### flow/config.mk
export PLATFORM = sky130hd
export DESIGN_NAME = top_control_unit
export DESIGN_NICKNAME = top_control_unit
export VERILOG_FILES = /design/flow/design.v
export SDC_FILE = /design/flow/constraint.sdc
export NUM_CORES = 4
export LEC_CHECK = 0
export CAP_MARGIN = 20
export CORE_MARGIN = 2
export CORE_UTILIZATION = 65
export CTS_CLUSTER_SIZE = 61
export SETUP_SLACK_MARGIN = -0.81
export SLEW_MARGIN = 20
### flow/constraint.sdc
create_clock -name core_clock -period 12.2 [get_ports {clk}]
set_input_delay 2.4400 -clock core_clock [delete_from_list [all_inputs] [get_ports {clk}]]
set_output_delay 2.4400 -clock core_clock [all_outputs]
set_load 0.01 [all_outputs]
### flow/design.v
`timescale 1ns / 1ps
module helper_bcd_to_7seg(
    input wire [3:0] bcd_in,
    output reg [6:0] seg_out
);
    always @(*) begin
        case (bcd_in)
            4'd0: seg_out = 7'b1000000;
            4'd1: seg_out = 7'b1111001;
            4'd2: seg_out = 7'b0100100;
            4'd3: seg_out = 7'b0110000;
            4'd4: seg_out = 7'b0011001;
            4'd5: seg_out = 7'b0010010;
            4'd6: seg_out = 7'b0000010;
            4'd7: seg_out = 7'b1111000;
            4'd8: seg_out = 7'b0000000;
            4'd9: seg_out = 7'b0010000;
            4'd10: seg_out = 7'b0111111;  
            default: seg_out = 7'b1111111;  
        endcase
    end
endmodule
`timescale 1ns / 1ps
module seven_seg_display(
    input wire clk,
    input wire reset,  
    input wire [15:0] bcd_digit,   
    output wire [6:0] seg,  
    output wire [3:0] an            
);
    reg [2:0] digit_index;
    reg [3:0] current_bcd;
    reg [19:0] refresh_counter;
    wire [6:0] seg_out;
    helper_bcd_to_7seg d5 (.bcd_in(current_bcd),.seg_out(seg_out));
    always @(posedge clk or posedge reset) begin
        if (reset) begin
            refresh_counter <= 0;
            digit_index <= 0;
        end else begin
            refresh_counter <= refresh_counter + 1;
            if (refresh_counter == 10) begin
                refresh_counter <= 0;
                digit_index <= digit_index + 1;
                if (digit_index == 3'd3)  
                    digit_index <= 0;
            end
        end
    end
    always @(*) begin
        case (digit_index)
            3'd0: current_bcd = bcd_digit[3:0];      
            3'd1: current_bcd = bcd_digit[7:4];      
            3'd2: current_bcd = bcd_digit[11:8];     
            3'd3: current_bcd = bcd_digit[15:12];    
            default: current_bcd = 4'd15;            
        endcase
    end 
    assign seg = seg_out;
reg [3:0] an_reg;
always @(*) begin
    case (digit_index)
        3'd0: an_reg = 4'b1110;  
        3'd1: an_reg = 4'b1101;  
        3'd2: an_reg = 4'b1011;  
        3'd3: an_reg = 4'b0111;  
        default: an_reg = 4'b1111;
    endcase
end
assign an = an_reg;
endmodule
`timescale 1ns / 1ps
module bin_to_bcd #( parameter W = 18)   
  ( input [W-1:0] bin,   
    output reg [W+(W-4)/3:0] bcd);  
  integer i,j;
  always @(bin) begin
    for(i = 0; i <= W+(W-4)/3; i = i+1) bcd[i] = 0;      
    bcd[W-1:0] = bin;                                    
    for(i = 0; i <= W-4; i = i+1)                        
      for(j = 0; j <= i/3; j = j+1)                      
        if (bcd[W-i+4*j -: 4] > 4)                       
          bcd[W-i+4*j -: 4] = bcd[W-i+4*j -: 4] + 4'd3;  
  end
endmodule
`timescale 1ns / 1ps
  module serial_parallel_multiplier(
    input clk, rst,
    input start,
    input [7:0] x, y,
    output reg [15:0] P,
    output reg flag
    );
     reg state;
    reg [7:0] x_reg;
    reg [7:0] y_reg;
    reg s;
    reg [3:0] counter;
    always @(posedge clk , posedge rst) begin
        if (rst) begin
            flag <= 0;
            x_reg <= 0;
            y_reg <= 0;
            P <= 0;
            counter <= 0;
            state <= 0;
        end
        else if (start && state == 0) begin
            state <= 1;
            flag <= 0;
               s <= x[7] ^ y[7];
            y_reg <= y[7] ? (~y + 1) : y;
            x_reg <= x[7] ? (~x + 1) : x;
                P <= 0;
           counter <= 8;
        end
        else if (state) begin
            if (counter > 0) begin
                P <= P + (y_reg[0] ? ({8'b0, x_reg} << (8 - counter)) : 0);
                y_reg <= {y_reg[7], y_reg[7:1]};
                counter <= counter - 1;
            end
            else begin
                P <= s ? (~P + 1) : P;
                flag <= 1;
                state <= 0;
            end
        end
    end
endmodule
`timescale 1ns / 1ps
module top_control_unit(
    input wire clk,
    input wire reset,
    input wire btnL,
    input wire btnR,
    input wire btnC,
    input wire [7:0] multiplicand,
    input wire [7:0] multiplier,
    output wire [6:0] seg,
    output wire [3:0] an,
    output led
);
    wire left_pressed, right_pressed, start_pressed;
    pushbutton_detector pb_left (
        .clk(clk),
        .reset(reset),
        .x(btnL),
        .z(left_pressed)
    );
    pushbutton_detector pb_right (
        .clk(clk),
        .reset(reset),
        .x(btnR),
        .z(right_pressed)
    );
    pushbutton_detector pb_center (
        .clk(clk),
        .reset(reset),
        .x(btnC),
        .z(start_pressed)
    );
    wire [15:0] product;
    wire done;
    serial_parallel_multiplier spm (
        .clk(clk),
        .rst(reset),
        .start(start_pressed),
        .x(multiplicand),
        .y(multiplier),
        .P(product),
        .flag(done)
    );
    assign led = done;
    wire [19:0] bcd_unsigned;
    wire sign_bit = product[15];
    wire [15:0] productabs = sign_bit ? (~product + 1) : product;
    bin_to_bcd #(.W(16)) converter (
        .bin(productabs),
        .bcd(bcd_unsigned)
    );
    reg [1:0] state;
    wire [3:0] d0 = bcd_unsigned[3:0];
    wire [3:0] d1 = bcd_unsigned[7:4];
    wire [3:0] d2 = bcd_unsigned[11:8];
    wire [3:0] d3 = bcd_unsigned[15:12];
    wire [3:0] d4 = bcd_unsigned[19:16];
    wire [3:0] d5 = sign_bit ? 4'd10 : 4'd15;
    reg [15:0] active_digits;   
    wire tick;
    clockDivider #(50) divide (clk,reset,tick);
   always @(posedge clk or posedge reset) begin
    if (reset)
        state <= 0;
    else if (tick) begin
        case (state)
            2'd0: if (right_pressed) state <= 1;
            2'd1: begin
                if (right_pressed) state <= 2;
                else if (left_pressed) state <= 0;
            end
            2'd2: if (left_pressed) state <= 1;
            default: state <= 0;
        endcase
    end
end
    always @(*) begin
        case (state)
            2'd0: active_digits = {d5, d4, d3, d2};  
            2'd1: active_digits = {d5, d3, d2, d1};  
            2'd2: active_digits = {d5, d2, d1, d0};  
            default: active_digits = {d5, d4, d3, d2};
        endcase
    end
    seven_seg_display display_unit (
        .clk(clk),
        .reset(reset),
        .bcd_digit(active_digits),  
        .seg(seg),
        .an(an)
    );
endmodule
module pushbutton_detector(
input clk,reset,x,
output z
    );
wire tick;
clockDivider #(50) divide (clk,reset,tick);
wire out;
debouncer deb(clk,tick,reset,x,out);
wire out2;
synchronizer sync(clk,tick,reset,out,out2);
wire out3;
rising_edge rizz(clk,tick,reset,out2,out3);
assign z = out3;     
endmodule
module rising_edge(
input clk, en, reset, x,
output reg z
    );
    reg x_prev;
    always @(posedge clk or posedge reset) begin
        if (reset) begin
            x_prev <= 0;
            z <= 0;
        end else if (en) begin
            z <= x & ~x_prev;   
            x_prev <= x;
        end
    end
endmodule
module debouncer(input clk, en, rst, in, output out);
reg q1,q2,q3;
always@(posedge clk, posedge rst) begin
if(rst == 1'b1) begin
q1 <= 0;
q2 <= 0;
q3 <= 0;
end
else if (en) begin
q1 <= in;
q2 <= q1;
q3 <= q2;
end
end
assign out = (rst) ? 0 : q1&q2&q3;
endmodule
module synchronizer ( input wire clk, en, rst, sig, output reg sig1 );
 reg meta;
 always @(posedge clk, posedge rst) begin
 if (rst) begin
 meta <= 0;
 sig1 <= 0;
 end
 else if (en) begin
 meta <= sig;
 sig1 <= meta;
 end
 end
endmodule
module clockDivider #(parameter n = 50000000)
(input clk, rst, output tick);
wire [31:0] count;
reg clk_out;
counter_x_bit #(32,n) counterMod
(.clk(clk), .reset(rst),.en(1'b1), .count(count));
assign tick = (count == n-1) && !clk_out;
always @ (posedge clk, posedge rst) begin
if (rst)  
clk_out <= 0;
else if (count == n-1)
clk_out <= ~ clk_out;
end
endmodule
module counter_x_bit #(parameter x = 3, n = 6)
(input clk, reset, en, output reg [x-1:0] count);
always @(posedge clk, posedge reset) begin
if (reset == 1)
    count <= 0; 
else if(!en)
    count <= count; 
else if(count == n-1)
    count <= 0; 
else
    count <= count + 1;
end
endmodule
### flow/run.sh
#!/bin/bash
# the make line also repeats each setting of config.mk as NAME=value (left out here)
make -C /OpenROAD-flow-scripts/flow DESIGN_CONFIG=/design/flow/config.mk WORK_HOME=/design/flow/orfs CLKGATE_MAP_FILE= finish
==> results of run 1 <==
-- per-stage QoR --
| step | setup TNS [ns] | setup slack (ns) | instance area (um^2) | util (%) |
|---|---|---|---|---|
| 2_1_floorplan | -24.65 | -3.65 | 19700 | - |
| 3_3_place_gp | -21.86 | -3.22 | 24300 | 82.5 |
| 3_5_place_dp | -24.95 | -3.71 | 24300 | 82.5 |
| 4_1_cts | -25.14 | -3.73 | 25200 | 85.4 |
| 5_1_grt | -30.57 | -4.55 | 25200 | 85.6 |
| 6_report | -26.79 | -4.00 | 25200 | 85.6 |
-- final cells by class --
class / count / area [um^2]
Multi-Input combinational cell: 1927 / 13600
Timing Repair Buffer: 612 / 4640
Sequential cell: 218 / 5460
Clock buffer: 30 / 598
Clock inverter: 3 / 51.3
Inverter: 100 / 390
Fill cell: 1635 / 4240
Tap cell: 390 / 488
-- timing repair --
action	in CTS	in global routing
hold buffers	0	0
pin swaps	30	13
endpoints found under the setup margin	7	7
buffers inserted	16	4
resized	54	5
-- metal layers --
layer  share of wire, %  GRT usage (%)
met1                 42           45.7
met2                 50           66.0
met3                4.9           2.62
met4                3.1           12.5
met5                  0              0
==> flow_summary.yaml, run 1 <==
# synthesis and place-and-route metrics
placement:
  place_congestion: 0.962
  hpwlAfterDp_mm: 41.1
  dp.cells: 3230
  portBuffers: 32
worst_setup_path:
  crit_slowest_cell: "or4_4"
  rr_startpoint: "spm.counter[0]"
  crit_path_max_fanout: 5
  path_delay_family: "simple AND/OR/NAND/NOR gates"
  crit_buf_inv: 10
  worstSetupEndpointType: "output port"
  cp.required_ns: 9.76
  worst_ep_arrival_time_ns: 13.76
  critPathKind: "register to output port"
  crit_top_cell: "buf_4"
  r2r-end: "spm.P[14]"
  max_stage_delay_ns: 0.58
  r2r_setup_slack_ns: 6.58
  cp-startpoint: "spm.P[3]"
  crit_path_end: "seg[0]"
  startpoint_type: "register"
  cp.depth: 64
  reg2regPathDepth: 23
floorplanning:
  core_util_floorplan_pct: 65.7
  core_area_mm2: 0.0295
  fp.dieH_um: 177
  chipArea_mm2: 0.0312
  ios: 33
  rows: 63
  die_w_um: 177
final_timing:
  finalSetupViolCount: 7
  hold_slack_ns: 0.471
  slew_violations: 0
  tightest_slew_ns: 1.10
  period_used_pct: 133
  setup_ws_ns: -4.00
  rsz0062_at_grt: "yes"
  worst_slew_margin_rel_pct: 26.3
  fmax_mhz: 61.7
  post-route-min-period_ns: 16.20
  hold_violations: 0
  skew_ns: 0.0290
yosys:
  synth_cell_types: 124
  async_flop_share_pct: 99.5
  synthMostInstantiatedCell: "nand2_1"
  yosys.area_share.aoi_pct: 23.9
  mux_share_pct: 4.52
  xor_area_share_pct: 10.5
  netlist_area_mm2: 0.0194
  edf_count: 1
  synth_cells: 2313
  ys_sh_simple_pct: 23.8
  synth_flop_count: 218
  synth_nets: 2417
  synthTopLogicFamily: "AND-OR/OR-AND gates"
  synth_seq_share_pct: 28.2
  yosysChipArea_mm2: 0.0194
  syn_avg_cell_area_um2: 8.38
  ff_type: "dfrtp_1"
  top_area_cell: "dfrtp_1"
  ys_cells: 2313
  ys_warn_count: 11
  netlist_top_cells_count: "nand2_1, dfrtp_1, nor2_1"
  synth.top_cell.area_share_pct: 27.9
  fa_ha_area_share_pct: 5.40
  area_leaders: "dfrtp_1, xnor2_1, ha_1, nand2_1, nor2_1"
detailed_routing:
  num_vias: 20700
  wire_per_inst_um: 17.6
  vias_per_cell: 6.30
  drc: 0
  wirelength_mm: 57.6
  ant_nets: 0
  drt_iter0_drc: 1872
  antenna_cells: 0
  drtPass1Iterations: 8
power:
  combPwrFrac_pct: 2.2
  intPower_w: 0.00109
  pg_clk_w: 0.000626
  p_clk_share_pct: 45.4
  swShare_pct: 20.8
  seq_power_w: 0.000723
  switching_power_w: 0.000288
  power_density_mw_per_mm2: 54.7
  pwr-share-seq_pct: 52.4
  total_power_w: 0.00138
  ir_drop_mv: 0.138
  p_leak_nw: 11.5
  comb_cell_power_w: 0.0000310
  maxPowerGroup: "sequential cells"
job:
  drv_cap: 0
  log.warning_count: 63
outcome:
  outcome: "failed layout checks"
  so.violations: "negative setup slack"
hold_path:
  whs_path_depth: 2
  worstHoldEndpoint: "spm.y_reg[7]"
  min_from: "spm.y_reg[7]"
  min_path_type: "register to register"
grt:
  grt_usage_pct: 36.4
  grt_max_degree: 92
  antenna_found_initial: 0
  grt_pass1_wl_mm: 96.0
  grt_pass1_vias: 20600
  overflow: 0
finish:
  nNetsFinal: 2983
  layout.cells.non_filler: 3280
  syn2layout_area_growth_pct: 30.3
clock_tree:
  cts_buffer_depth: 3
  numCtsBuffers: 20
  clk_pin_slew_ns: 0.06
  cts_root_buffer: "clkbuf_16"
  clock_latency_ns: 0.52
  clock_sinks: 218
  cts_tree: "done"
  h-tree-depth: 1
==> run 2, diff against run 1 <==
Settings changed: ABC_AREA from default to 1, CAP_MARGIN 20 to 15, CELL_PAD_IN_SITES_DETAIL_PLACEMENT from default to 0, CELL_PAD_IN_SITES_GLOBAL_PLACEMENT from default to 0, CORE_UTILIZATION 65 to 70, CTS_CLUSTER_DIAMETER from default to 164, CTS_CLUSTER_SIZE 61 to 18, MAX_ROUTING_LAYER from default to met4, PLACE_DENSITY_LB_ADDON from default to 0.01, SETUP_SLACK_MARGIN -0.81 to 3.82, SLEW_MARGIN 20 to 35, TNS_END_PERCENT from default to 65.
Clock period 12.2 ns to 13.7 ns, I/O delays scaled along.
==> run 2 against run 1 <==
Still fails the layout checks on negative setup slack. Synthesized area is 3.1% lower. Sequential share of layout area is 3.4 points higher. Critical endpoint is now seg[3]. Register-to-register slack better by 1.7 ns. Via count fell by 3.2%. Wire length down 11%. Critical path type unchanged. Highest routed layer unchanged. Largest cell class unchanged. Cell area shrank 13%. Global-route usage shrank 3.6 points. First-iteration DRC count rose by 14%. Critical path depth grew 22. Setup slack gained 3.7 ns.
==> flow_summary.yaml, run 2 <==
# synthesis and place-and-route metrics
worst_setup_path:
  crit_path_end: "seg[3]"
  cp-startpoint: "spm.P[3]"
  path_delay_family: "simple AND/OR/NAND/NOR gates"
  max_stage_delay_ns: 0.46
  startpoint_type: "register"
  reg2regPathDepth: 32
  r2r-end: "spm.P[14]"
  crit_slowest_cell: "dfrtp_1"
  crit_buf_inv: 19
  worstSetupEndpointType: "output port"
  critPathKind: "register to output port"
  rr_startpoint: "spm.counter[0]"
  cp.required_ns: 10.96
  r2r_setup_slack_ns: 8.28
  worst_ep_arrival_time_ns: 11.28
  crit_path_max_fanout: 5
  cp.depth: 86
clock_tree:
  h-tree-depth: 1
  numCtsBuffers: 16
  clock_sinks: 218
  cts_root_buffer: "clkbuf_16"
  clk_pin_slew_ns: 0.10
  cts_tree: "done"
  cts_buffer_depth: 3
  clock_latency_ns: 0.52
  ctsHoldBuffers: 0
floorplanning:
  core_util_floorplan_pct: 71.7
  die_w_um: 168
  rows: 59
  ios: 33
  core_area_mm2: 0.0262
  chipArea_mm2: 0.0282
  fp.dieH_um: 168
outcome:
  so.violations: "negative setup slack"
  outcome: "failed layout checks"
yosys:
  ys_warn_count: 11
  top_area_cell: "dfrtp_1"
  ys_sh_simple_pct: 40.7
  area_leaders: "dfrtp_1, nand2_1, inv_1, nand3_1, ha_1"
  ys_cells: 2880
  synthMostInstantiatedCell: "nand2_1"
  mux_share_pct: 0.107
  xor_area_share_pct: 3.39
  yosysChipArea_mm2: 0.0188
  ff_type: "dfrtp_1"
  synth_cell_types: 66
  synth_nets: 2984
  fa_ha_area_share_pct: 5.57
  synth_seq_share_pct: 29.1
  yosys.area_share.aoi_pct: 9.81
  synth_cells: 2880
  edf_count: 1
  syn_avg_cell_area_um2: 6.52
  netlist_top_cells_count: "nand2_1, inv_1, nand3_1"
  synthTopLogicFamily: "simple AND/OR/NAND/NOR gates"
  async_flop_share_pct: 99.5
  synth_flop_count: 218
  synth.top_cell.area_share_pct: 28.8
  netlist_area_mm2: 0.0188
power:
  p_clk_share_pct: 40.1
  maxPowerGroup: "sequential cells"
  pg_clk_w: 0.000449
  power_density_mw_per_mm2: 51.2
  pwr-share-seq_pct: 57.5
  intPower_w: 0.000871
  seq_power_w: 0.000644
  switching_power_w: 0.000248
  p_leak_nw: 11.9
  comb_cell_power_w: 0.0000266
  ir_drop_mv: 0.0859
  swShare_pct: 22.2
  combPwrFrac_pct: 2.4
final_timing:
  period_used_pct: 102
  tightest_slew_ns: 1.43
  worst_slew_margin_rel_pct: 3.95
  tns_ns: -1.75
  rsz0062_at_grt: "yes"
  post-route-min-period_ns: 14.02
  hold_violations: 0
  hold_slack_ns: 0.463
  skew_ns: 0.0394
  fmax_mhz: 71.3
  setup_ws_ns: -0.324
  slew_violations: 0
  finalSetupViolCount: 7
hold_path:
  worstHoldEndpoint: "pb_right.rizz.z"
  min_path_type: "register to register"
  min_from: "pb_right.rizz.x_prev"
  whs_path_depth: 1
detailed_routing:
  drc: 0
  wire_per_inst_um: 15.3
  drtPass1Iterations: 11
  ant_nets: 0
  wirelength_mm: 51.4
  num_vias: 20000
  antenna_cells: 0
  drt_iter0_drc: 2141
  vias_per_cell: 5.93
finish:
  syn2layout_area_growth_pct: 16.5
  nNetsFinal: 3137
  layout.cells.non_filler: 3373
  utilization_pct: 83.5
  fillers: 1639
placement:
  place_congestion: 0.930
  pre_cts_ws_ns: 0.317
  portBuffers: 32
  hpwlAfterDp_mm: 30.2
  dp.cells: 3226
grt:
  overflow: 0
  grt_max_degree: 90
  antenna_found_initial: 0
  grt_usage_pct: 32.8
  grt_pass1_vias: 18100
  grt_pass1_wl_mm: 77.8
job:
  log.warning_count: 60
  drv_cap: 0
## run 2: cell type report
cell class | count | area (um^2) | share of cell area (%)
Clock buffer | 21 | 419 | 1.92
Clock inverter | 2 | 32.5 | 0.149
Inverter | 530 | 2030 | 9.30
Multi-Input combinational cell | 2106 | 12200 | 55.8
Sequential cell | 218 | 5470 | 25.0
Tap cell | 335 | 419 | 1.92
Timing Repair Buffer | 161 | 1300 | 5.94
## run 2: timing repair
item                       in CTS  in global routing
resized                       157                 91
pin swaps                      85                 80
setup endpoints to repair       7                  7
gates cloned                    0                  0
setup buffers                  83                 41
## run 2: metrics by stage
stage / total power (W) / area (um^2)
global route: 0.00115 / 21900
detailed placement: 0.000684 / 19700
global placement: 0.000683 / 19700
floorplan: 0.000672 / 19000
CTS: 0.00112 / 21200
finish: 0.00112 / 21900
## run 2: layer usage
| layer | GRT usage, % | vias up | routed length [um] |
|---|---|---|---|
| met2 | 56.2 | 1081 | 23800 |
| met5 | - | - | 0 |
| met1 | 41.0 | 9034 | 20700 |
| met4 | 10.4 | 0 | 2610 |
| met3 | 3.34 | 347 | 4310 |
| li1 | - | 9532 | - |
==> run 3, diff against run 2 <==
Settings changed: ABC_AREA 1 to default, CAP_MARGIN 15 to 20, CELL_PAD_IN_SITES_DETAIL_PLACEMENT 0 to default, CELL_PAD_IN_SITES_GLOBAL_PLACEMENT 0 to default, CORE_UTILIZATION 70 to 52, CTS_CLUSTER_DIAMETER 164 to default, CTS_CLUSTER_SIZE 18 to default, MAX_ROUTING_LAYER met4 to default, PLACE_DENSITY_LB_ADDON 0.01 to default, SETUP_SLACK_MARGIN 3.82 to default, SLEW_MARGIN 35 to 20, TNS_END_PERCENT 65 to default.
Clock period 13.7 ns to 16.1 ns, I/O delays scaled along.
==> run 3 against run 2 <==
Still fails the layout checks on negative setup slack. Core utilization is 17 points lower. Sequential cell count unchanged. Critical endpoint unchanged. Critical path type unchanged. Clock-buffer cell count increased by 7. Wire length down 1.6%. Via count is 6.3% lower. Clock power up 6.9%.
==> flow_summary.yaml, run 3 <==
# synthesis and place-and-route metrics
worst_setup_path:
  cp-startpoint: "spm.P[3]"
  crit_buf_inv: 11
  startpoint_type: "register"
  path_delay_family: "simple AND/OR/NAND/NOR gates"
  crit_path_max_fanout: 6
  max_stage_delay_ns: 0.59
  crit_path_end: "seg[3]"
  cp.depth: 65
  reg2regPathDepth: 23
  worstSetupEndpointType: "output port"
  worst_ep_arrival_time_ns: 13.39
  crit_top_cell: "ha_4"
  cp.required_ns: 12.88
  critPathKind: "register to output port"
  r2r-end: "spm.P[15]"
  r2r_setup_slack_ns: 10.65
  rr_startpoint: "spm.counter[0]"
  crit_slowest_cell: "or4_4"
clock_tree:
  clock_latency_ns: 0.51
  cts_buffer_depth: 3
  h-tree-depth: 1
  cts_tree: "done"
  cts_root_buffer: "clkbuf_16"
  numCtsBuffers: 20
  clock_sinks: 218
  clk_pin_slew_ns: 0.07
yosys:
  xor_area_share_pct: 10.5
  synth_cell_types: 124
  edf_count: 1
  synth_cells: 2313
  mux_share_pct: 4.52
  area_leaders: "dfrtp_1, xnor2_1, ha_1, nand2_1, nor2_1"
  syn_avg_cell_area_um2: 8.38
  ys_sh_simple_pct: 23.8
  ys_cells: 2313
  yosys.area_share.aoi_pct: 23.9
  synth.top_cell.area_share_pct: 27.9
  ff_type: "dfrtp_1"
  synth_flop_count: 218
  synthMostInstantiatedCell: "nand2_1"
  synth_seq_share_pct: 28.2
  synth_nets: 2417
  synthTopLogicFamily: "AND-OR/OR-AND gates"
  netlist_top_cells_count: "nand2_1, dfrtp_1, nor2_1"
  async_flop_share_pct: 99.5
  fa_ha_area_share_pct: 5.40
  yosysChipArea_mm2: 0.0194
  ys_warn_count: 11
  top_area_cell: "dfrtp_1"
  netlist_area_mm2: 0.0194
final_timing:
  post-route-min-period_ns: 16.61
  period_used_pct: 103
  skew_ns: 0.0202
  hold_violations: 0
  setup_ws_ns: -0.509
  worst_slew_margin_rel_pct: 19.6
  slew_violations: 0
  fmax_mhz: 60.2
  finalSetupViolCount: 7
  tightest_slew_ns: 1.20
  rsz0062_at_grt: "yes"
  hold_slack_ns: 0.472
  tns_ns: -3.07
outcome:
  so.violations: "negative setup slack"
  outcome: "failed layout checks"
grt:
  antenna_found_initial: 0
  grt_max_degree: 105
  grt_pass1_wl_mm: 86.5
  overflow: 0
  grt_pass1_vias: 18200
  grt_usage_pct: 26.0
floorplanning:
  fp.dieH_um: 197
  chipArea_mm2: 0.0388
  core_area_mm2: 0.0366
  rows: 70
  core_util_floorplan_pct: 52.9
  die_w_um: 197
  ios: 33
placement:
  hpwlAfterDp_mm: 38.4
  pre_cts_ws_ns: -0.613
  placed_area_mm2: 0.0229
  portBuffers: 32
  place_congestion: 0.899
detailed_routing:
  ant_nets: 0
  wire_per_inst_um: 16.0
  wirelength_mm: 50.6
  vias_per_cell: 5.92
  drc: 0
  drt_iter0_drc: 1029
  drtPass1Iterations: 7
  num_vias: 18700
  antenna_cells: 0
power:
  switching_power_w: 0.000223
  pwr-share-seq_pct: 52.1
  p_leak_nw: 10.7
  comb_cell_power_w: 0.0000229
  pg_clk_w: 0.000480
  seq_power_w: 0.000548
  combPwrFrac_pct: 2.2
  total_power_w: 0.00105
  p_clk_share_pct: 45.7
  ir_drop_mv: 0.0835
  intPower_w: 0.000828
  swShare_pct: 21.2
  power_density_mw_per_mm2: 43.5
  maxPowerGroup: "sequential cells"
hold_path:
  min_from: "pb_right.divide.clk_out"
  whs_path_depth: 1
  worstHoldEndpoint: "pb_right.divide.clk_out"
  min_path_type: "register to register"
job:
  log.warning_count: 64
  drv_cap: 0
finish:
  nNetsFinal: 2787
  finalInstanceArea_mm2: 0.0242
  syn2layout_area_growth_pct: 24.8
-- run 3: final cells by class --
class	instances	area, um^2
clock buffers	28	551
clock inverters	7	98.8
fillers	3166	12400
inverters	100	398
multi-input cells	1927	13900
flip-flops and latches	218	5460
well taps	468	586
repair buffers	416	3180
-- run 3: per-layer routing --
layer,vias up,share of wire [%],GRT usage [%]
met3,53,3.0,1.79
met1,9004,47,35.5
met2,352,49,45.2
met5,-,0,0
li1,9334,-,-
met4,0,1.6,5.90
-- run 3: per-stage QoR --
step                instances  util (%)
floorplan                2313         -
global placement         3099      62.5
detailed placement       3099      62.5
CTS                      3151      65.1
global route             3164      66.0
finish                   3164      66.0
-- run 3: repair_timing --
item / CTS / global route
pin swaps: 54 / 50
buffers inserted: 17 / 13
endpoints found under the hold margin: 0 / 0
resized: 80 / 48
hold buffers: 0 / 0
setup endpoints to repair: 7 / 7
==> run 4, diff against run 3 <==
Settings changed: CORE_UTILIZATION 52 to 72, CTS_CLUSTER_SIZE from default to 57, PLACE_DENSITY from default to 0.66.
Clock period 16.1 ns to 13.3 ns, I/O delays scaled along.
==> run 4 against run 3 <==
The run now fails in global routing. Synthesized area is the same. Die area shrank 27%. Synthesized cell count is the same.
==> flow_summary.yaml, run 4 <==
# flow metrics
yosys:
  synth_cells: 2313
  netlist_area_mm2: 0.0194
  mux_share_pct: 4.52
  top_area_cell: "dfrtp_1"
  synth_nets: 2417
  ys_cells: 2313
  ys_sh_simple_pct: 23.8
  edf_count: 1
  synth.top_cell.area_share_pct: 27.9
  area_leaders: "dfrtp_1, xnor2_1, ha_1, nand2_1, nor2_1"
  synth_flop_count: 218
  ys_warn_count: 11
  synthMostInstantiatedCell: "nand2_1"
  xor_area_share_pct: 10.5
  yosysChipArea_mm2: 0.0194
  synth_seq_share_pct: 28.2
  fa_ha_area_share_pct: 5.40
  synthTopLogicFamily: "AND-OR/OR-AND gates"
  synth_cell_types: 124
  syn_avg_cell_area_um2: 8.38
  yosys.area_share.aoi_pct: 23.9
  netlist_top_cells_count: "nand2_1, dfrtp_1, nor2_1"
  async_flop_share_pct: 99.5
  ff_type: "dfrtp_1"
clock_tree:
  numCtsBuffers: 19
  ctsHoldBuffers: 0
  h-tree-depth: 1
  clock_sinks: 218
  cts_buffer_depth: 3
  cts_root_buffer: "clkbuf_16"
floorplanning:
  die_w_um: 168
  core_util_floorplan_pct: 72.7
  core_area_mm2: 0.0267
  chipArea_mm2: 0.0282
  fp.dieH_um: 168
  rows: 60
  ios: 33
grt:
  grt_usage_pct: 77.3
  overflow: 100
placement:
  placed_area_mm2: 0.0243
  hpwlAfterDp_mm: 47.5
  dp.cells: 3187
  place_congestion: 0.990
  portBuffers: 32
outcome:
  outcome: "aborted with a tool error"
  lastStage: "global routing"
  tool.error: "[ERROR GRT-0116] Global routing finished with congestion. Check the congestion regions in the DRC Viewer."
[run 4: repair_timing]
item | CTS
pin swaps | 61
setup endpoints to repair | 7
gates resized | 93
buffers inserted | 32
[run 4: metal layers]
layer | overflow | global-route usage [%]
met5 | 0 | 18.8
met4 | 51 | 80.3
met3 | 0 | 59.4
met2 | 49 | 96.2
met1 | 0 | 76.9
[run 4: through the flow]
step                      setup TNS [ns]  setup slack [ns]
after floorplan                   -18.49             -2.77
after global placement            -15.33             -2.30
after detailed placement          -21.72             -3.25
after CTS                         -22.80             -3.35
==> run 5, diff against run 4 <==
Settings changed: ABC_AREA from default to 1, CTS_CLUSTER_DIAMETER from default to 214, CTS_CLUSTER_SIZE 57 to default, PLACE_DENSITY 0.66 to 0.4, SETUP_SLACK_MARGIN from default to -0.72.
Clock period 13.3 ns to 13.4 ns, I/O delays scaled along.
==> run 5 against run 4 <==
The layout now fails its checks (negative setup slack). Synthesized area decreased by 3.1%. Die area decreased by 3.0%. Synthesized cell count increased by 25%.
==> flow_summary.yaml, run 5 <==
# synthesis and place-and-route metrics
detailed_routing:
  drt_iter0_drc: 1296
  drtPass1Iterations: 6
  ant_nets: 0
  drc: 0
  wire_per_inst_um: 13.1
  wirelength_mm: 43.2
  num_vias: 18500
  antenna_cells: 0
  vias_per_cell: 5.62
finish:
  nNetsFinal: 3052
  syn2layout_area_growth_pct: 10.4
  finalInstanceArea_mm2: 0.0207
worst_setup_path:
  reg2regPathDepth: 31
  crit_slowest_cell: "dfrtp_1"
  rr_startpoint: "spm.counter[0]"
  startpoint_type: "register"
  crit_top_cell: "nand2_1"
  crit_buf_inv: 15
  path_delay_family: "simple AND/OR/NAND/NOR gates"
  worstSetupEndpointType: "output port"
  worst_ep_arrival_time_ns: 10.85
  cp-startpoint: "spm.P[5]"
  crit_path_max_fanout: 7
  critPathKind: "register to output port"
  cp.depth: 87
  cp.required_ns: 10.72
  r2r-end: "spm.P[14]"
  max_stage_delay_ns: 0.44
  crit_path_end: "seg[3]"
  r2r_setup_slack_ns: 7.81
placement:
  hpwlAfterDp_mm: 30.9
  placed_area_mm2: 0.0195
  portBuffers: 32
  place_congestion: 0.934
final_timing:
  hold_violations: 0
  hold_slack_ns: 0.466
  slew_violations: 0
  worst_slew_margin_rel_pct: 26.6
  tns_ns: -0.352
  fmax_mhz: 73.9
  period_used_pct: 101
  tightest_slew_ns: 1.10
  skew_ns: 0.0161
  post-route-min-period_ns: 13.53
  setup_ws_ns: -0.133
  finalSetupViolCount: 4
yosys:
  fa_ha_area_share_pct: 5.57
  netlist_area_mm2: 0.0188
  xor_area_share_pct: 3.39
  syn_avg_cell_area_um2: 6.52
  synthMostInstantiatedCell: "nand2_1"
  edf_count: 1
  ys_cells: 2880
  synth_cell_types: 66
  synth_nets: 2984
  synth.top_cell.area_share_pct: 28.8
  mux_share_pct: 0.107
  ys_sh_simple_pct: 40.7
  synth_seq_share_pct: 29.1
  synthTopLogicFamily: "simple AND/OR/NAND/NOR gates"
  top_area_cell: "dfrtp_1"
  netlist_top_cells_count: "nand2_1, inv_1, nand3_1"
  area_leaders: "dfrtp_1, nand2_1, inv_1, nand3_1, ha_1"
  async_flop_share_pct: 99.5
  yosys.area_share.aoi_pct: 9.81
  synth_flop_count: 218
  yosysChipArea_mm2: 0.0188
  ff_type: "dfrtp_1"
  ys_warn_count: 11
  synth_cells: 2880
hold_path:
  worstHoldEndpoint: "divide.counterMod.count[6]"
  whs_path_depth: 1
  min_path_type: "register to register"
  min_from: "divide.counterMod.count[6]"
floorplanning:
  die_w_um: 166
  core_util_floorplan_pct: 72.7
  fp.dieH_um: 166
  core_area_mm2: 0.0258
  rows: 59
  ios: 33
  chipArea_mm2: 0.0274
power:
  power_density_mw_per_mm2: 64.0
  combPwrFrac_pct: 2.0
  pwr-share-seq_pct: 49.6
  seq_power_w: 0.000659
  comb_cell_power_w: 0.0000271
  switching_power_w: 0.000282
  maxPowerGroup: "sequential cells"
  total_power_w: 0.00133
  ir_drop_mv: 0.0942
  p_clk_share_pct: 48.3
  intPower_w: 0.00105
  swShare_pct: 21.2
  p_leak_nw: 11.5
  pg_clk_w: 0.000642
clock_tree:
  numCtsBuffers: 24
  clock_sinks: 218
  cts_root_buffer: "clkbuf_16"
  h-tree-depth: 1
  clk_pin_slew_ns: 0.06
  cts_buffer_depth: 3
  clock_latency_ns: 0.52
  cts_tree: "done"
grt:
  grt_pass1_vias: 16900
  grt_usage_pct: 30.4
  grt_pass1_wl_mm: 71.3
  antenna_found_initial: 0
  grt_max_degree: 153
  overflow: 0
outcome:
  so.violations: "negative setup slack"
  outcome: "failed layout checks"
job:
  log.warning_count: 61
  drv_cap: 0
==> run 5: area by class of cell <==
type	count	area, um^2
repair buffers	68	593
clock inverters	10	111
well taps	335	419
flip-flops and latches	218	5470
inverters	530	2020
multi-input cells	2106	11500
clock buffers	32	651
fillers	1890	5100
==> run 5: per-layer routing <==
layer	vias to the layer above	track usage, %	wire, um
met5	-	0	0
met4	0	7.99	923
met3	103	3.22	1900
met2	460	55.1	21500
met1	8608	38.7	18900
li1	9374	-	-
==> run 5: through the flow <==
stage / cells / worst slack, ns / util (%)
detailed placement: 3229 / -0.319 / 75.4
global route: 3299 / -1.03 / 80.3
global placement: 3229 / 0.221 / 75.4
finish: 3299 / -0.133 / 80.3
CTS: 3272 / -0.665 / 78.5
floorplan: 2880 / 1.23 / -
==> run 5: timing repair <==
| action | CTS | global route |
|---|---|---|
| hold buffers | 0 | 0 |
| setup endpoints to repair | 7 | 7 |
| resized | 11 | 70 |
| setup buffers | 1 | 27 |
| pin swaps | 2 | 25 |
==> run 6, diff against run 5 <==
Settings changed: CORE_UTILIZATION 72 to 70, CTS_CLUSTER_DIAMETER 214 to 29, HOLD_SLACK_MARGIN from default to -0.08, PLACE_DENSITY 0.4 to default, SETUP_SLACK_MARGIN -0.72 to 3.84.
Clock period 13.4 ns to 15.5 ns, I/O delays scaled along.
==> run 6 against run 5 <==
The run now finishes clean. Hold slack got worse by 0.0097 ns. Die area rose by 2.8%. Clock power rose by 57%. Combinational power fell by 11%. Largest cell class unchanged.
==> flow_summary.yaml, run 6 <==
# synthesis and place-and-route metrics
outcome:
  outcome: "finished clean"
clock_tree:
  cts_root_buffer: "clkbuf_16"
  ctsHoldBuffers: 0
  clock_latency_ns: 0.54
  cts_buffer_depth: 3
  numCtsBuffers: 47
  cts_tree: "done"
  h-tree-depth: 2
  clk_pin_slew_ns: 0.05
  clock_sinks: 218
grt:
  grt_pass1_wl_mm: 79.0
  grtUsageMet3_pct: 3.36
  antenna_found_initial: 0
  grt_max_degree: 97
  overflow: 0
  grtUsageMet1_pct: 41.3
  grt-busiest-layer: "met2"
  use_met2_pct: 57.4
  grt_usage_pct: 32.2
  grt_pass1_vias: 18200
worst_setup_path:
  cp-startpoint: "spm.P[10]"
  crit_path_end: "seg[1]"
  max_stage_delay_ns: 0.45
  r2r-end: "spm.P[15]"
  crit_slowest_cell: "dfrtp_2"
  critPathKind: "register to output port"
  cp.required_ns: 12.40
  reg2regPathDepth: 33
  worst_ep_arrival_time_ns: 11.21
  worstSetupEndpointType: "output port"
  cp.depth: 82
  r2r_setup_slack_ns: 9.84
  crit_top_cell: "nand2_2"
  startpoint_type: "register"
  rr_startpoint: "spm.counter[0]"
  path_delay_family: "simple AND/OR/NAND/NOR gates"
  crit_buf_inv: 18
  crit_path_max_fanout: 6
power:
  combPwrFrac_pct: 1.5
  power_density_mw_per_mm2: 70.8
  intPower_w: 0.00125
  pg_clk_w: 0.00101
  maxPowerGroup: "the clock network"
  switching_power_w: 0.000357
  swShare_pct: 22.2
  pwr-share-seq_pct: 35.5
  p_leak_nw: 12.3
  seq_power_w: 0.000571
  p_clk_share_pct: 63.0
  comb_cell_power_w: 0.0000240
  ir_drop_mv: 0.0882
detailed_routing:
  drtPass1Iterations: 8
  antenna_cells: 0
  wire_per_inst_um: 15.8
  ant_nets: 0
  wirelength_mm: 53.8
  num_vias: 20500
  drc: 0
  drt_iter0_drc: 2163
  vias_per_cell: 5.99
yosys:
  top_area_cell: "dfrtp_1"
  ys_sh_simple_pct: 40.7
  mux_share_pct: 0.107
  synth_cell_types: 66
  netlist_area_mm2: 0.0188
  ys_cells: 2880
  edf_count: 1
  syn_avg_cell_area_um2: 6.52
  synthMostInstantiatedCell: "nand2_1"
  synth_seq_share_pct: 29.1
  xor_area_share_pct: 3.39
  synth_nets: 2984
  async_flop_share_pct: 99.5
  area_leaders: "dfrtp_1, nand2_1, inv_1, nand3_1, ha_1"
  synthTopLogicFamily: "simple AND/OR/NAND/NOR gates"
  ys_warn_count: 11
  yosysChipArea_mm2: 0.0188
  synth_cells: 2880
  netlist_top_cells_count: "nand2_1, inv_1, nand3_1"
  yosys.area_share.aoi_pct: 9.81
  ff_type: "dfrtp_1"
  synth.top_cell.area_share_pct: 28.8
  synth_flop_count: 218
  fa_ha_area_share_pct: 5.57
floorplanning:
  chipArea_mm2: 0.0282
  core_area_mm2: 0.0262
  ios: 33
  rows: 59
  fp.dieH_um: 168
  die_w_um: 168
  core_util_floorplan_pct: 71.7
final_timing:
  skew_ns: 0.0303
  tns_ns: 0
  hold_violations: 0
  worst_slew_margin_rel_pct: 25.1
  period_used_pct: 92.3
  fmax_mhz: 69.9
  tightest_slew_ns: 1.12
  rsz0062_at_grt: "yes"
  post-route-min-period_ns: 14.31
  finalSetupViolCount: 0
  slew_violations: 0
hold_path:
  min_from: "pb_right.rizz.x_prev"
  worstHoldEndpoint: "pb_right.rizz.z"
  whs_path_depth: 1
  min_path_type: "register to register"
job:
  log.warning_count: 62
  drv_cap: 0
finish:
  comb_area_mm2: 0.0121
  layout.cells.non_filler: 3416
  seq_area_mm2: 0.00548
  fillers: 1459
  syn2layout_area_growth_pct: 21.1
  nNetsFinal: 3146
placement:
  portBuffers: 32
  place_congestion: 0.895
  dp.cells: 3226
  hpwlAfterDp_mm: 30.0
-- run 6: cell type report --
type | instances | area share [%]
well taps | 335 | 1.84
repair inverters | 1 | 0.0220
multi-input cells | 2106 | 53.0
clock buffers | 58 | 5.62
repair buffers | 138 | 4.88
flip-flops and latches | 218 | 24.1
inverters | 530 | 8.94
clock inverters | 30 | 1.58
-- run 6: metal layers --
metal  up-vias  part of all wire [%]
li1       9580                     -
met1      9309                    39
met2      1204                    47
met4         0                   5.6
met3       378                   8.2
met5         -                     0
-- run 6: metrics by stage --
stage	setup slack [ns]	util [%]	total power (W)	area, um^2	hold slack, ns
after floorplan	3.48	-	0.000594	19000	0.434
after global placement	2.22	75.1	0.000604	19700	0.440
after detailed placement	1.75	75.1	0.000604	19700	0.446
after CTS	2.15	83.1	0.00161	21800	0.457
after global routing	0.875	86.8	0.00165	22700	0.471
final	1.19	86.8	0.00161	22700	0.457
-- run 6: timing repair --
| item | CTS | global route |
|---|---|---|
| gates cloned | 1 | 0 |
| setup endpoints to repair | 7 | 7 |
| setup buffers | 41 | 60 |
| pin swaps | 37 | 92 |
| resized | 61 | 160 |
==> run 7, diff against run 6 <==
Settings changed: ABC_AREA 1 to default, CAP_MARGIN 20 to 15, CELL_PAD_IN_SITES_DETAIL_PLACEMENT from default to 0, CELL_PAD_IN_SITES_GLOBAL_PLACEMENT from default to 2, CORE_UTILIZATION 70 to 54, CTS_CLUSTER_DIAMETER 29 to 253, CTS_CLUSTER_SIZE from default to 98, HOLD_SLACK_MARGIN -0.08 to default, MAX_ROUTING_LAYER from default to met4, PLACE_DENSITY_LB_ADDON from default to 0.02, SETUP_SLACK_MARGIN 3.84 to default, SLEW_MARGIN 20 to 10, TNS_END_PERCENT from default to 65.
Clock period 15.5 ns to 26.6 ns, I/O delays scaled along.
==> run 7 against run 6 <==
The flow now stops in global placement without I/O. Synthesized cell count is 20% lower. Synthesized area grew 3.2%. Die area is 33% higher.
==> flow_summary.yaml, run 7 <==
# flow metrics
yosys:
  synth_seq_share_pct: 28.2
  ys_warn_count: 11
  synth_nets: 2417
  area_leaders: "dfrtp_1, xnor2_1, ha_1, nand2_1, nor2_1"
  synth.top_cell.area_share_pct: 27.9
  syn_avg_cell_area_um2: 8.38
  synth_flop_count: 218
  synthMostInstantiatedCell: "nand2_1"
  synthTopLogicFamily: "AND-OR/OR-AND gates"
  fa_ha_area_share_pct: 5.40
  ys_sh_simple_pct: 23.8
  netlist_area_mm2: 0.0194
  edf_count: 1
  ys_cells: 2313
  synth_cells: 2313
  netlist_top_cells_count: "nand2_1, dfrtp_1, nor2_1"
  top_area_cell: "dfrtp_1"
  mux_share_pct: 4.52
  yosysChipArea_mm2: 0.0194
  async_flop_share_pct: 99.5
  synth_cell_types: 124
  yosys.area_share.aoi_pct: 23.9
  xor_area_share_pct: 10.5
  ff_type: "dfrtp_1"
floorplanning:
  core_area_mm2: 0.0355
  rows: 69
  core_util_floorplan_pct: 54.6
  die_w_um: 193
  fp.dieH_um: 193
  chipArea_mm2: 0.0374
outcome:
  outcome: "aborted with a tool error"
  lastStage: "global placement without I/O"
  tool.error: "[ERROR FLW-0024] Place density exceeds 1.0 (current PLACE_DENSITY_LB_ADDON =  0.02). Please check if the value of  PLACE_DENSITY_LB_ADDON is between 0 and 0.99."
==> run 8, diff against run 7 <==
Settings changed: CAP_MARGIN 15 to 0, CELL_PAD_IN_SITES_DETAIL_PLACEMENT 0 to 2, CELL_PAD_IN_SITES_GLOBAL_PLACEMENT 2 to default, CORE_ASPECT_RATIO from default to 0.68, CORE_UTILIZATION 54 to 40, CTS_CLUSTER_DIAMETER 253 to default, CTS_CLUSTER_SIZE 98 to default, HOLD_SLACK_MARGIN from default to 0.21, MAX_ROUTING_LAYER met4 to default, PLACE_DENSITY_LB_ADDON 0.02 to 0.27, TNS_END_PERCENT 65 to default.
Clock period 26.6 ns to 30.0 ns, I/O delays scaled along.
==> run 8 against run 7 <==
Now clean on timing, DRC and antenna. Die area rose by 34%. Synthesized cell count unchanged. Synthesized area unchanged.
==> flow_summary.yaml, run 8 <==
# synthesis and place-and-route metrics
final_timing:
  tns_ns: 0
  worst_slew_margin_rel_pct: 24.0
  post-route-min-period_ns: 26.09
  rsz0062_at_grt: "no"
  hold_violations: 0
  period_used_pct: 87.0
  skew_ns: 0.0177
  tightest_slew_ns: 1.13
  finalSetupViolCount: 0
  slew_violations: 0
  setup_ws_ns: 3.91
  fmax_mhz: 38.3
worst_setup_path:
  cp.required_ns: 24.00
  worst_ep_arrival_time_ns: 20.09
  cp.depth: 67
  cp-startpoint: "spm.P[3]"
  crit_buf_inv: 8
  reg2regPathDepth: 23
  r2r-end: "spm.P[15]"
  rr_startpoint: "spm.counter[0]"
  critPathKind: "register to output port"
  max_stage_delay_ns: 0.61
  startpoint_type: "register"
  r2r_setup_slack_ns: 23.35
  worstSetupEndpointType: "output port"
  path_delay_family: "simple AND/OR/NAND/NOR gates"
  crit_slowest_cell: "or4_4"
  crit_top_cell: "ha_1"
  crit_path_max_fanout: 10
  crit_path_end: "seg[3]"
yosys:
  top_area_cell: "dfrtp_1"
  ys_warn_count: 11
  fa_ha_area_share_pct: 5.40
  async_flop_share_pct: 99.5
  yosysChipArea_mm2: 0.0194
  ff_type: "dfrtp_1"
  synth_cells: 2313
  synth_cell_types: 124
  synth.top_cell.area_share_pct: 27.9
  synthMostInstantiatedCell: "nand2_1"
  synth_flop_count: 218
  yosys.area_share.aoi_pct: 23.9
  edf_count: 1
  synth_seq_share_pct: 28.2
  area_leaders: "dfrtp_1, xnor2_1, ha_1, nand2_1, nor2_1"
  netlist_area_mm2: 0.0194
  ys_cells: 2313
  netlist_top_cells_count: "nand2_1, dfrtp_1, nor2_1"
  synthTopLogicFamily: "AND-OR/OR-AND gates"
  xor_area_share_pct: 10.5
  mux_share_pct: 4.52
  ys_sh_simple_pct: 23.8
  synth_nets: 2417
  syn_avg_cell_area_um2: 8.38
grt:
  grt_pass1_vias: 21400
  overflow: 0
  grt_usage_pct: 30.6
  grt_max_degree: 94
  antenna_found_initial: 0
  grt_pass1_wl_mm: 125
hold_path:
  worstHoldEndpoint: "pb_left.divide.counterMod.count[15]"
  min_path_type: "register to register"
  min_from: "pb_left.divide.counterMod.count[15]"
  whs_path_depth: 1
outcome:
  outcome: "finished clean"
clock_tree:
  cts_buffer_depth: 3
  clock_latency_ns: 0.54
  clock_sinks: 218
  cts_resized: 0
  numCtsBuffers: 24
  cts_tree: "done"
  postCtsSetupBuffers: 0
  ctsHoldBuffers: 0
  h-tree-depth: 1
  clk_pin_slew_ns: 0.07
  cts_root_buffer: "clkbuf_16"
detailed_routing:
  drt_iter0_drc: 1385
  antenna_cells: 0
  num_vias: 19500
  wire_per_inst_um: 26.2
  wl_met2_mm: 39.3
  drc: 0
  wirelength_mm: 78.1
  highest_layer: "met4"
  ant_nets: 0
  drtPass1Iterations: 5
  wl_met1_mm: 32.7
  vias_per_cell: 6.55
  routed-wl-met3_mm: 2.89
power:
  p_clk_share_pct: 49.7
  combPwrFrac_pct: 2.2
  maxPowerGroup: "the clock network"
  intPower_w: 0.000464
  power_density_mw_per_mm2: 29.1
  switching_power_w: 0.000148
  p_leak_nw: 8.78
  seq_power_w: 0.000294
  pwr-share-seq_pct: 48.0
  swShare_pct: 24.2
  comb_cell_power_w: 0.0000137
  pg_clk_w: 0.000304
  ir_drop_mv: 0.0432
placement:
  dp.cells: 2931
  place_congestion: 0.905
  portBuffers: 32
  hpwlAfterDp_mm: 54.3
  pre_cts_ws_ns: 5.36
floorplanning:
  die_w_um: 271
  ios: 33
  core_util_floorplan_pct: 40.5
  chipArea_mm2: 0.0502
  core_area_mm2: 0.0478
  fp.dieH_um: 185
  rows: 66
finish:
  syn2layout_area_growth_pct: 8.44
  nNetsFinal: 2415
  layout.cells.non_filler: 2975
job:
  log.warning_count: 57
  drv_cap: 0
-- run 8: routing by layer --
layer | GRT usage (%) | vias to the layer above
met5 | 0 | -
met4 | 12.9 | 0
met3 | 2.75 | 212
met2 | 55.4 | 606
met1 | 37.6 | 10100
li1 | - | 8588
-- run 8: final cells by class --
class / count / area [um^2]
clock buffer: 30 / 664
clock inverter: 14 / 100
fill: 5258 / 26800
inverter: 100 / 383
multi-input combinational: 1927 / 13200
sequential: 218 / 5460
tap: 646 / 808
timing repair buffer: 40 / 380
-- run 8: through the flow --
step,total power [W],hold WS (ns),utilization [%],area [um^2]
5_1_grt,0.000626,0.524,43.9,21000
2_1_floorplan,0.000307,0.439,-,19400
4_1_cts,0.000616,0.478,43.9,21000
6_report,0.000612,0.502,43.9,21000
3_3_place_gp,0.000313,0.457,42.3,20200
3_5_place_dp,0.000313,0.462,42.3,20200
==> run 9, diff against run 8 <==
Settings changed: ABC_AREA from default to 1, CAP_MARGIN 0 to 20, CELL_PAD_IN_SITES_DETAIL_PLACEMENT 2 to default, CORE_ASPECT_RATIO 0.68 to default, CORE_UTILIZATION 40 to 69, CTS_CLUSTER_SIZE from default to 95, HOLD_SLACK_MARGIN 0.21 to default, PLACE_DENSITY_LB_ADDON 0.27 to default, SLEW_MARGIN 10 to 20.
Clock period 30.0 ns to 16.1 ns, I/O delays scaled along.
==> run 9 against run 8 <==
Non-clock buffer count down 3. Still clean on timing, DRC and antenna. Power up 85%. Setup slack worse by 2.9 ns. Clock power up 84%. Global-route usage down 1.9 points. Die area down 43%. Critical path type unchanged. Clock skew up 0.0048 ns. Cell count up 10%. Synthesized cell count up 25%. Synthesized area down 3.1%. Highest routed layer unchanged.
==> flow_summary.yaml, run 9 <==
# synthesis and place-and-route metrics
outcome:
  outcome: "finished clean"
clock_tree:
  cts_tree: "done"
  cts_buffer_depth: 3
  clock_latency_ns: 0.54
  postCtsSetupBuffers: 0
  numCtsBuffers: 24
  clock_sinks: 218
  h-tree-depth: 1
  clk_pin_slew_ns: 0.06
  cts_root_buffer: "clkbuf_16"
yosys:
  synth_nets: 2984
  ys_warn_count: 11
  yosys.area_share.aoi_pct: 9.81
  ys_sh_simple_pct: 40.7
  synth_flop_count: 218
  fa_ha_area_share_pct: 5.57
  async_flop_share_pct: 99.5
  synthMostInstantiatedCell: "nand2_1"
  synth.top_cell.area_share_pct: 28.8
  ys_cells: 2880
  area_leaders: "dfrtp_1, nand2_1, inv_1, nand3_1, ha_1"
  top_area_cell: "dfrtp_1"
  synthTopLogicFamily: "simple AND/OR/NAND/NOR gates"
  synth_seq_share_pct: 29.1
  yosysChipArea_mm2: 0.0188
  mux_share_pct: 0.107
  xor_area_share_pct: 3.39
  edf_count: 1
  synth_cell_types: 66
  netlist_area_mm2: 0.0188
  netlist_top_cells_count: "nand2_1, inv_1, nand3_1"
  ff_type: "dfrtp_1"
  synth_cells: 2880
  syn_avg_cell_area_um2: 6.52
floorplanning:
  die_w_um: 169
  core_area_mm2: 0.0268
  ios: 33
  chipArea_mm2: 0.0286
  core_util_floorplan_pct: 70.1
  fp.dieH_um: 169
  rows: 60
hold_path:
  min_from: "pb_right.rizz.x_prev"
  worstHoldEndpoint: "pb_right.rizz.z"
  whs_path_depth: 1
  min_path_type: "register to register"
detailed_routing:
  antenna_cells: 0
  wire_per_inst_um: 12.4
  drc: 0
  num_vias: 18000
  drt_iter0_drc: 1069
  drtPass1Iterations: 7
  ant_nets: 0
  wirelength_mm: 40.6
  vias_per_cell: 5.48
power:
  pg_clk_w: 0.000559
  pwr-share-seq_pct: 48.5
  p_leak_nw: 11.3
  seq_power_w: 0.000549
  comb_cell_power_w: 0.0000225
  combPwrFrac_pct: 2.0
  maxPowerGroup: "the clock network"
  ir_drop_mv: 0.0784
  switching_power_w: 0.000244
  power_density_mw_per_mm2: 55.7
  intPower_w: 0.000887
  p_clk_share_pct: 49.5
  total_power_w: 0.00113
  swShare_pct: 21.6
worst_setup_path:
  cp.required_ns: 12.88
  startpoint_type: "register"
  cp-startpoint: "spm.P[1]"
  r2r_setup_slack_ns: 10.84
  critPathKind: "register to output port"
  crit_buf_inv: 14
  reg2regPathDepth: 29
  crit_path_max_fanout: 7
  rr_startpoint: "spm.counter[0]"
  worst_ep_arrival_time_ns: 11.85
  crit_top_cell: "nand2_1"
  cp.depth: 81
  r2r-end: "spm.P[14]"
  crit_slowest_cell: "clkdlybuf4s50_1"
  max_stage_delay_ns: 0.52
  worstSetupEndpointType: "output port"
  crit_path_end: "seg[3]"
  path_delay_family: "simple AND/OR/NAND/NOR gates"
final_timing:
  rsz0062_at_grt: "no"
  period_used_pct: 93.6
  hold_violations: 0
  slew_violations: 0
  skew_ns: 0.0225
  tightest_slew_ns: 1.02
  tns_ns: 0
  finalSetupViolCount: 0
  setup_ws_ns: 1.03
  fmax_mhz: 66.3
  post-route-min-period_ns: 15.07
  worst_slew_margin_rel_pct: 31.7
grt:
  grt_usage_pct: 28.8
  grt_max_degree: 75
  antenna_found_initial: 0
  grt_pass1_wl_mm: 71.6
  overflow: 0
  grt_pass1_vias: 16900
placement:
  hpwlAfterDp_mm: 30.8
  dp.cells: 3232
  place_congestion: 0.922
  placed_area_mm2: 0.0195
  portBuffers: 32
  pre_cts_ws_ns: 1.61
finish:
  nNetsFinal: 3022
  finalInstanceArea_mm2: 0.0203
  fillers: 2183
  syn2layout_area_growth_pct: 8.10
  layout.cells.non_filler: 3276
job:
  drv_cap: 0
  log.warning_count: 59
==> run 9: per-stage QoR <==
stage	hold WS [ns]	util (%)
after floorplan	0.434	-
after global placement	0.442	72.6
after detailed placement	0.444	72.6
after CTS	0.471	75.7
after global routing	0.501	75.7
final	0.471	75.7
==> run 9: layer usage <==
layer / GRT usage, % / vias to the layer above / routed length (um)
met4: 7.51 / 0 / 721
met5: 0 / - / 0
met1: 37.7 / 8187 / 18900
li1: - / 9302 / -
met2: 51.1 / 397 / 19300
met3: 2.99 / 75 / 1590
==> run 9: what timing repair did <==
| item | in CTS | in global routing |
|---|---|---|
| hold buffers | 0 | 0 |
| setup endpoints to repair | 0 | 7 |
| resized | 0 | 4 |
==> run 9: cell type report <==
class,count,area [um^2],share of cell area (%)
Sequential cell,218,5460,26.9
Clock buffer,31,677,3.33
Timing Repair inverter,1,5.00,0.0247
Clock inverter,12,144,0.709
Inverter,530,2020,9.95
Timing Repair Buffer,37,358,1.76
Tap cell,341,427,2.10
Multi-Input combinational cell,2106,11200,55.2
==> run 10, diff against run 9 <==
Settings changed: CAP_MARGIN 20 to 15, CELL_PAD_IN_SITES_GLOBAL_PLACEMENT from default to 1, CORE_ASPECT_RATIO from default to 1.3, CORE_UTILIZATION 69 to 61, CTS_CLUSTER_SIZE 95 to 52, PLACE_DENSITY_LB_ADDON from default to 0.24.
Clock period 16.1 ns to 15.8 ns, I/O delays scaled along.
==> run 10 against run 9 <==
The run now fails in global placement without I/O. Synthesized cell count did not move. Synthesized area is the same. Die area increased by 13%.
==> flow_summary.yaml, run 10 <==
# flow metrics
yosys:
  ys_sh_simple_pct: 40.7
  mux_share_pct: 0.107
  area_leaders: "dfrtp_1, nand2_1, inv_1, nand3_1, ha_1"
  synth_cells: 2880
  yosys.area_share.aoi_pct: 9.81
  synth_flop_count: 218
  netlist_area_mm2: 0.0188
  synth.top_cell.area_share_pct: 28.8
  synth_seq_share_pct: 29.1
  synthMostInstantiatedCell: "nand2_1"
  top_area_cell: "dfrtp_1"
  synthTopLogicFamily: "simple AND/OR/NAND/NOR gates"
  syn_avg_cell_area_um2: 6.52
  yosysChipArea_mm2: 0.0188
  fa_ha_area_share_pct: 5.57
  ys_cells: 2880
  edf_count: 1
  synth_nets: 2984
  xor_area_share_pct: 3.39
  async_flop_share_pct: 99.5
  netlist_top_cells_count: "nand2_1, inv_1, nand3_1"
  synth_cell_types: 66
  ys_warn_count: 11
  ff_type: "dfrtp_1"
floorplanning:
  rows: 73
  chipArea_mm2: 0.0322
  core_area_mm2: 0.0304
  fp.dieH_um: 204
  die_w_um: 158
  core_util_floorplan_pct: 61.7
outcome:
  lastStage: "global placement without I/O"
  tool.error: "[ERROR FLW-0024] Place density exceeds 1.0 (current PLACE_DENSITY_LB_ADDON =  0.24). Please check if the value of  PLACE_DENSITY_LB_ADDON is between 0 and 0.99."
  outcome: "aborted with a tool error"
==> run 11, diff against run 10 <==
Settings changed: CELL_PAD_IN_SITES_DETAIL_PLACEMENT from default to 0, CELL_PAD_IN_SITES_GLOBAL_PLACEMENT 1 to 0, CORE_ASPECT_RATIO 1.3 to default, CORE_UTILIZATION 61 to 63, CTS_CLUSTER_DIAMETER from default to 164, CTS_CLUSTER_SIZE 52 to 18, MAX_ROUTING_LAYER from default to met4, PLACE_DENSITY_LB_ADDON 0.24 to 0.02, SLEW_MARGIN 20 to 10, TNS_END_PERCENT from default to 65.
Clock period 15.8 ns to 22.5 ns, I/O delays scaled along.
==> run 11 against run 10 <==
Now clean on timing, DRC and antenna. Die area down 3.1%. Synthesized cell count is the same. Synthesized area stayed put.
==> flow_summary.yaml, run 11 <==
# synthesis and place-and-route metrics
detailed_routing:
  wire_per_inst_um: 12.0
  wirelength_mm: 39.8
  num_vias: 17700
  vias_per_cell: 5.36
  ant_nets: 0
  drtPass1Iterations: 6
  drt_iter0_drc: 1106
  drc: 0
  antenna_cells: 0
hold_path:
  worstHoldEndpoint: "pb_center.rizz.z"
  whs_path_depth: 1
  min_path_type: "register to register"
  min_from: "pb_center.rizz.x_prev"
worst_setup_path:
  r2r-end: "spm.P[14]"
  cp.required_ns: 18.00
  cp-startpoint: "spm.P[15]"
  crit_buf_inv: 15
  reg2regPathDepth: 29
  path_delay_family: "simple AND/OR/NAND/NOR gates"
  crit_top_cell: "nand2_1"
  worstSetupEndpointType: "output port"
  cp.depth: 78
  startpoint_type: "register"
  crit_path_end: "seg[3]"
  worst_ep_arrival_time_ns: 11.95
  crit_path_max_fanout: 23
  crit_slowest_cell: "inv_1"
  max_stage_delay_ns: 0.57
  critPathKind: "register to output port"
  rr_startpoint: "spm.counter[0]"
  r2r_setup_slack_ns: 17.31
clock_tree:
  cts_buffer_depth: 3
  clock_latency_ns: 0.49
  numCtsBuffers: 16
  clk_pin_slew_ns: 0.09
  ctsHoldBuffers: 0
  cts_resized: 0
  cts_root_buffer: "clkbuf_16"
  cts_tree: "done"
  postCtsSetupBuffers: 0
  h-tree-depth: 1
  clock_sinks: 218
yosys:
  yosys.area_share.aoi_pct: 9.81
  top_area_cell: "dfrtp_1"
  synth_cells: 2880
  syn_avg_cell_area_um2: 6.52
  synthMostInstantiatedCell: "nand2_1"
  synth_nets: 2984
  synth_flop_count: 218
  netlist_top_cells_count: "nand2_1, inv_1, nand3_1"
  ys_cells: 2880
  ys_sh_simple_pct: 40.7
  synth_seq_share_pct: 29.1
  ys_warn_count: 11
  edf_count: 1
  synthTopLogicFamily: "simple AND/OR/NAND/NOR gates"
  synth.top_cell.area_share_pct: 28.8
  ff_type: "dfrtp_1"
  area_leaders: "dfrtp_1, nand2_1, inv_1, nand3_1, ha_1"
  mux_share_pct: 0.107
  netlist_area_mm2: 0.0188
  synth_cell_types: 66
  async_flop_share_pct: 99.5
  xor_area_share_pct: 3.39
  fa_ha_area_share_pct: 5.57
  yosysChipArea_mm2: 0.0188
power:
  pwr-share-seq_pct: 57.1
  maxPowerGroup: "sequential cells"
  power_density_mw_per_mm2: 34.3
  seq_power_w: 0.000392
  total_power_w: 0.000686
  p_leak_nw: 11.1
  swShare_pct: 21.6
  pg_clk_w: 0.000278
  combPwrFrac_pct: 2.3
  ir_drop_mv: 0.0545
  p_clk_share_pct: 40.5
  switching_power_w: 0.000148
  comb_cell_power_w: 0.0000160
  intPower_w: 0.000538
floorplanning:
  core_util_floorplan_pct: 63.7
  die_w_um: 177
  fp.dieH_um: 177
  rows: 63
  core_area_mm2: 0.0295
  chipArea_mm2: 0.0312
  ios: 33
final_timing:
  tightest_slew_ns: 1.05
  period_used_pct: 73.1
  setup_ws_ns: 6.05
  rsz0062_at_grt: "no"
  slew_violations: 0
  post-route-min-period_ns: 16.45
  hold_violations: 0
  worst_slew_margin_rel_pct: 29.7
  fmax_mhz: 60.8
  finalSetupViolCount: 0
  tns_ns: 0
  skew_ns: 0.0268
grt:
  overflow: 0
  antenna_found_initial: 0
  grt_pass1_vias: 16400
  grt_usage_pct: 26.3
  grt_max_degree: 95
  grt_pass1_wl_mm: 69.5
finish:
  syn2layout_area_growth_pct: 6.48
  fillers: 2657
  nNetsFinal: 3014
job:
  log.warning_count: 57
  drv_cap: 0
placement:
  portBuffers: 32
  hpwlAfterDp_mm: 30.7
  place_congestion: 0.894
  pre_cts_ws_ns: 6.66
outcome:
  outcome: "finished clean"
-- run 11: routing by layer --
layer / global-route usage [%] / vias up / share of wire, %
met3: 2.26 / 51 / 3.4
li1: - / 9271 / -
met4: 6.37 / 0 / 1.8
met1: 33.7 / 8091 / 47
met5: - / - / 0
met2: 45.4 / 307 / 48
-- run 11: area by class of cell --
cell class                 instances  area [um^2]  share of cell area [%]
timing repair buffer              38          365                    1.83
inverter                         530         2020                    10.1
sequential                       218         5460                    27.3
tap                              390          488                    2.44
clock buffer                      24          452                    2.26
clock inverter                     1         16.3                  0.0813
multi-input combinational       2106        11200                    56.0
-- run 11: stage by stage --
stage / std cells / utilization, % / hold slack [ns] / instance area (um^2)
after floorplan: 2880 / - / 0.434 / 18800
after global placement: 3282 / 66.2 / 0.444 / 19500
after detailed placement: 3282 / 66.2 / 0.458 / 19500
after CTS: 3307 / 67.8 / 0.468 / 20000
after global routing: 3307 / 67.8 / 0.483 / 20000
final: 3307 / 67.8 / 0.462 / 20000
Power is estimated from default activity; no workload was simulated.
